==> run a <==
## std_fp_smult_pipe
module std_fp_smult_pipe #(
    parameter WIDTH = 32,
    parameter INT_WIDTH = 16,
    parameter FRAC_WIDTH = 16
) (
    input  [WIDTH-1:0]              left,
    input  [WIDTH-1:0]              right,
    input  logic                    reset,
    input  logic                    go,
    input  logic                    clk,
    output logic [WIDTH-1:0]        out,
    output logic                    done
);
Settings: LEC_CHECK=0, CAP_MARGIN=0, CELL_PAD_IN_SITES_DETAIL_PLACEMENT=0, CORE_MARGIN=2, CORE_UTILIZATION=72, CTS_CLUSTER_DIAMETER=100, CTS_CLUSTER_SIZE=38, GPL_ROUTABILITY_DRIVEN=0, PLACE_DENSITY=0.36, SETUP_SLACK_MARGIN=1.03, SLEW_MARGIN=15; clock period 7.73 ns.
run.sh (not shown) runs the stock make flow with config.mk's settings and CLKGATE_MAP_FILE=.
==> run b: changes against run a <==
Settings changed: GPL_ROUTABILITY_DRIVEN 0 to 1, PLACE_DENSITY 0.36 to 0.63, SETUP_SLACK_MARGIN 1.03 to -0.45.
==> flow/constraint.sdc (replaced) <==
create_clock -name core_clock -period 5.79 [get_ports {clk}]
set_input_delay 1.1580 -clock core_clock [delete_from_list [all_inputs] [get_ports {clk}]]
set_output_delay 1.1580 -clock core_clock [all_outputs]
set_load 0.01 [all_outputs]
==> run c: changes against run a <==
Settings changed: CELL_PAD_IN_SITES_DETAIL_PLACEMENT 0 to unset, CTS_CLUSTER_DIAMETER 100 to 105, CTS_CLUSTER_SIZE 38 to unset, GPL_ROUTABILITY_DRIVEN 0 to unset, SETUP_SLACK_MARGIN 1.03 to 1.24, SLEW_MARGIN 15 to 20.
==> flow/constraint.sdc (replaced) <==
create_clock -name core_clock -period 6.25 [get_ports {clk}]
set_input_delay 1.2500 -clock core_clock [delete_from_list [all_inputs] [get_ports {clk}]]
set_output_delay 1.2500 -clock core_clock [all_outputs]
set_load 0.01 [all_outputs]
==> comparison <==
Clock skew, lowest first: run a, run b, run c.
Fmax: run a > run c > run b.
In synthesized cell count, run a and run b do not differ.
Run a produced a clean layout. Run c finished with setup timing left. Run b produced a layout that fails on setup timing.
In run b the core utilization is higher than in run a, by 4.5 points.
In run c the first-iteration DRC count is lower than in run b, by 17%.
In run b the sequential power is larger than in run a, by about 33%.
In die size, run c and run a do not differ.

==> inputs of run A <==
==> flow/design.v <==
module std_fp_mult_pipe #(
    parameter WIDTH = 32,
    parameter INT_WIDTH = 16,
    parameter FRAC_WIDTH = 16,
    parameter SIGNED = 0
) (
    input  logic [WIDTH-1:0] left,
    input  logic [WIDTH-1:0] right,
    input  logic             go,
    input  logic             clk,
    input  logic             reset,
    output logic [WIDTH-1:0] out,
    output logic             done
);
  logic [WIDTH-1:0]          rtmp;
  logic [WIDTH-1:0]          ltmp;
  logic [(WIDTH << 1) - 1:0] out_tmp;
  logic done_buf[2:0];
  assign done = done_buf[2];
  assign out = out_tmp[(WIDTH << 1) - INT_WIDTH - 1 : WIDTH - INT_WIDTH];
  logic start;
  assign start = go & done_buf[0] == 0 & done_buf[1] == 0;
  always_ff @(posedge clk) begin
    if (start)
      done_buf[0] <= 1;
    else
      done_buf[0] <= 0;
  end
  always_ff @(posedge clk) begin
    if (go) begin
      done_buf[2] <= done_buf[1];
      done_buf[1] <= done_buf[0];
    end else begin
      done_buf[2] <= 0;
      done_buf[1] <= 0;
    end
  end
  always_ff @(posedge clk) begin
    if (reset) begin
      rtmp <= 0;
      ltmp <= 0;
      out_tmp <= 0;
    end else if (go) begin
      if (SIGNED) begin
        rtmp <= $signed(right);
        ltmp <= $signed(left);
        out_tmp <= $signed(
          { {WIDTH{ltmp[WIDTH-1]}}, ltmp} *
          { {WIDTH{rtmp[WIDTH-1]}}, rtmp}
        );
      end else begin
        rtmp <= right;
        ltmp <= left;
        out_tmp <= ltmp * rtmp;
      end
    end else begin
      rtmp <= 0;
      ltmp <= 0;
      out_tmp <= out_tmp;
    end
  end
endmodule
module std_fp_smult_pipe #(
    parameter WIDTH = 32,
    parameter INT_WIDTH = 16,
    parameter FRAC_WIDTH = 16
) (
    input  [WIDTH-1:0]              left,
    input  [WIDTH-1:0]              right,
    input  logic                    reset,
    input  logic                    go,
    input  logic                    clk,
    output logic [WIDTH-1:0]        out,
    output logic                    done
);
  std_fp_mult_pipe #(
    .WIDTH(WIDTH),
    .INT_WIDTH(INT_WIDTH),
    .FRAC_WIDTH(FRAC_WIDTH),
    .SIGNED(1)
  ) comp (
    .clk(clk),
    .done(done),
    .reset(reset),
    .go(go),
    .left(left),
    .right(right),
    .out(out)
  );
endmodule
==> flow/run.sh <==
#!/bin/bash
# the make line also repeats each setting of config.mk as NAME=value (left out here)
make -C /OpenROAD-flow-scripts/flow DESIGN_CONFIG=/design/flow/config.mk WORK_HOME=/design/flow/orfs CLKGATE_MAP_FILE= finish
==> flow/config.mk <==
export PLATFORM = sky130hd
export DESIGN_NAME = std_fp_smult_pipe
export DESIGN_NICKNAME = std_fp_smult_pipe
export VERILOG_FILES = /design/flow/design.v
export SDC_FILE = /design/flow/constraint.sdc
export NUM_CORES = 4
export LEC_CHECK = 0
export ABC_AREA = 0
export CAP_MARGIN = 20
export CELL_PAD_IN_SITES_DETAIL_PLACEMENT = 2
export CELL_PAD_IN_SITES_GLOBAL_PLACEMENT = 0
export CORE_MARGIN = 9
export CORE_UTILIZATION = 26
export CTS_CLUSTER_DIAMETER = 382
export CTS_CLUSTER_SIZE = 53
export GPL_TIMING_DRIVEN = 0
export MAX_ROUTING_LAYER = met4
export PLACE_DENSITY_LB_ADDON = 0.05
export SLEW_MARGIN = 20
export TNS_END_PERCENT = 25
==> flow/constraint.sdc <==
create_clock -name core_clock -period 10.6 [get_ports {clk}]
set_input_delay 2.1200 -clock core_clock [delete_from_list [all_inputs] [get_ports {clk}]]
set_output_delay 2.1200 -clock core_clock [all_outputs]
set_load 0.01 [all_outputs]
==> run K (differences from run A) <==
==> flow/config.mk (replaced) <==
export PLATFORM = sky130hd
export DESIGN_NAME = std_fp_smult_pipe
export DESIGN_NICKNAME = std_fp_smult_pipe
export VERILOG_FILES = /design/flow/design.v
export SDC_FILE = /design/flow/constraint.sdc
export NUM_CORES = 4
export LEC_CHECK = 0
export ABC_AREA = 0
export CAP_MARGIN = 20
export CORE_MARGIN = 2
export CORE_UTILIZATION = 72
export CTS_CLUSTER_DIAMETER = 193
export CTS_CLUSTER_SIZE = 96
export SETUP_SLACK_MARGIN = 0.27
export SLEW_MARGIN = 20
==> flow/constraint.sdc (replaced) <==
create_clock -name core_clock -period 2.74 [get_ports {clk}]
set_input_delay 0.5480 -clock core_clock [delete_from_list [all_inputs] [get_ports {clk}]]
set_output_delay 0.5480 -clock core_clock [all_outputs]
set_load 0.01 [all_outputs]
==> impl_metrics.yaml <==
# physical design summary
timing:
  setup_slack_ps: -4790
  finalSetupViolations: 32
status:
  violations: "setup timing"
  status: "failed layout checks"
-- figures above: run K

==> impl_metrics.yaml <==
# physical design summary
status:
  status: "finished clean"
layout:
  largest_cell_class: "logic gates"
  nonClkBufAreaFrac_pct: 4.93
place:
  placed_area_um2: 34800
power_and_ir_drop:
  netSwitchingFraction_pct: 49.3
timing:
  finalSetupViolations: 0
setup_path:
  critPathSlowestCell: "clkbuf_1"
  path_max_fanout: 10
synth:
  synth-edff-count: 0
-- figures above: run A


==> inputs of v30 <==
Starts from the design.v that is shown in full above.
clock: 2.74 ns
lec_check: 0
abc_area: 1
cap_margin: 20
core_margin: 2
core_utilization: 72
cts_cluster_size: 96
slew_margin: 20
==> v6 (differences from v30) <==
--- a/flow/config.mk
+++ b/flow/config.mk
@@ -5,9 +5,9 @@
 export SDC_FILE = /design/flow/constraint.sdc
 export NUM_CORES = 4
 export LEC_CHECK = 0
-export ABC_AREA = 1
 export CAP_MARGIN = 20
 export CORE_MARGIN = 2
-export CORE_UTILIZATION = 72
-export CTS_CLUSTER_SIZE = 96
+export CORE_UTILIZATION = 68
+export CTS_CLUSTER_DIAMETER = 55
+export SETUP_SLACK_MARGIN = 1.07
 export SLEW_MARGIN = 20
==> flow/constraint.sdc (replaced) <==
create_clock -name core_clock -period 7.5 [get_ports {clk}]
set_input_delay 1.5000 -clock core_clock [delete_from_list [all_inputs] [get_ports {clk}]]
set_output_delay 1.5000 -clock core_clock [all_outputs]
set_load 0.01 [all_outputs]
==> v4 (differences from v30) <==
--- a/flow/config.mk
+++ b/flow/config.mk
@@ -5,9 +5,8 @@
 export SDC_FILE = /design/flow/constraint.sdc
 export NUM_CORES = 4
 export LEC_CHECK = 0
-export ABC_AREA = 1
 export CAP_MARGIN = 20
 export CORE_MARGIN = 2
-export CORE_UTILIZATION = 72
-export CTS_CLUSTER_SIZE = 96
+export CORE_UTILIZATION = 68
+export CTS_CLUSTER_SIZE = 39
 export SLEW_MARGIN = 20
==> flow/constraint.sdc (replaced) <==
create_clock -name core_clock -period 5.72 [get_ports {clk}]
set_input_delay 1.1440 -clock core_clock [delete_from_list [all_inputs] [get_ports {clk}]]
set_output_delay 1.1440 -clock core_clock [all_outputs]
set_load 0.01 [all_outputs]
==> results <==
metric	v4	v30	v6
Status	complete, but fails checks	aborted with a tool error	no timing/DRC/antenna violations
Last stage reached	-	global routing	-
Layout check failures	negative setup slack	-	-
Worst setup path endpoint	comp.out_tmp[41]	-	comp.out_tmp[41]
Number of distinct library cell variants in the gate-level netlist after synthesis	51	37	51
Cells in synth_stat.txt	3391	4375	3391
Area of the multi-input gates	27400 sq um	-	27300 sq um
Critical-path top delay cell	sky130_fd_sc_hd__fa_2	-	sky130_fd_sc_hd__fa_1
Fraction of the yosys area taken by sequential cells	6.24%	5.88%	6.24%
Met2 Routed Length	46600 microns	-	46300 microns
Depth of the most critical reg-to-reg path	22	-	21
Worst setup SP type	register	-	register
Power density cells	112 nW/um^2	-	85.0 nW/um^2
Switching power share of the total	44.8%	-	45.4%
Synth Area in Compound Gates	2.74%	2.74%	2.74%
Final setup margin	-1.44 ns	-	0.276 ns
Signal arrival time at the worst endpoint	7.47 ns	-	7.54 ns
Synthesis-to-finish area growth	22.5%	-	18.8%
No activity file was given, so power comes from the tool's default toggle rates.
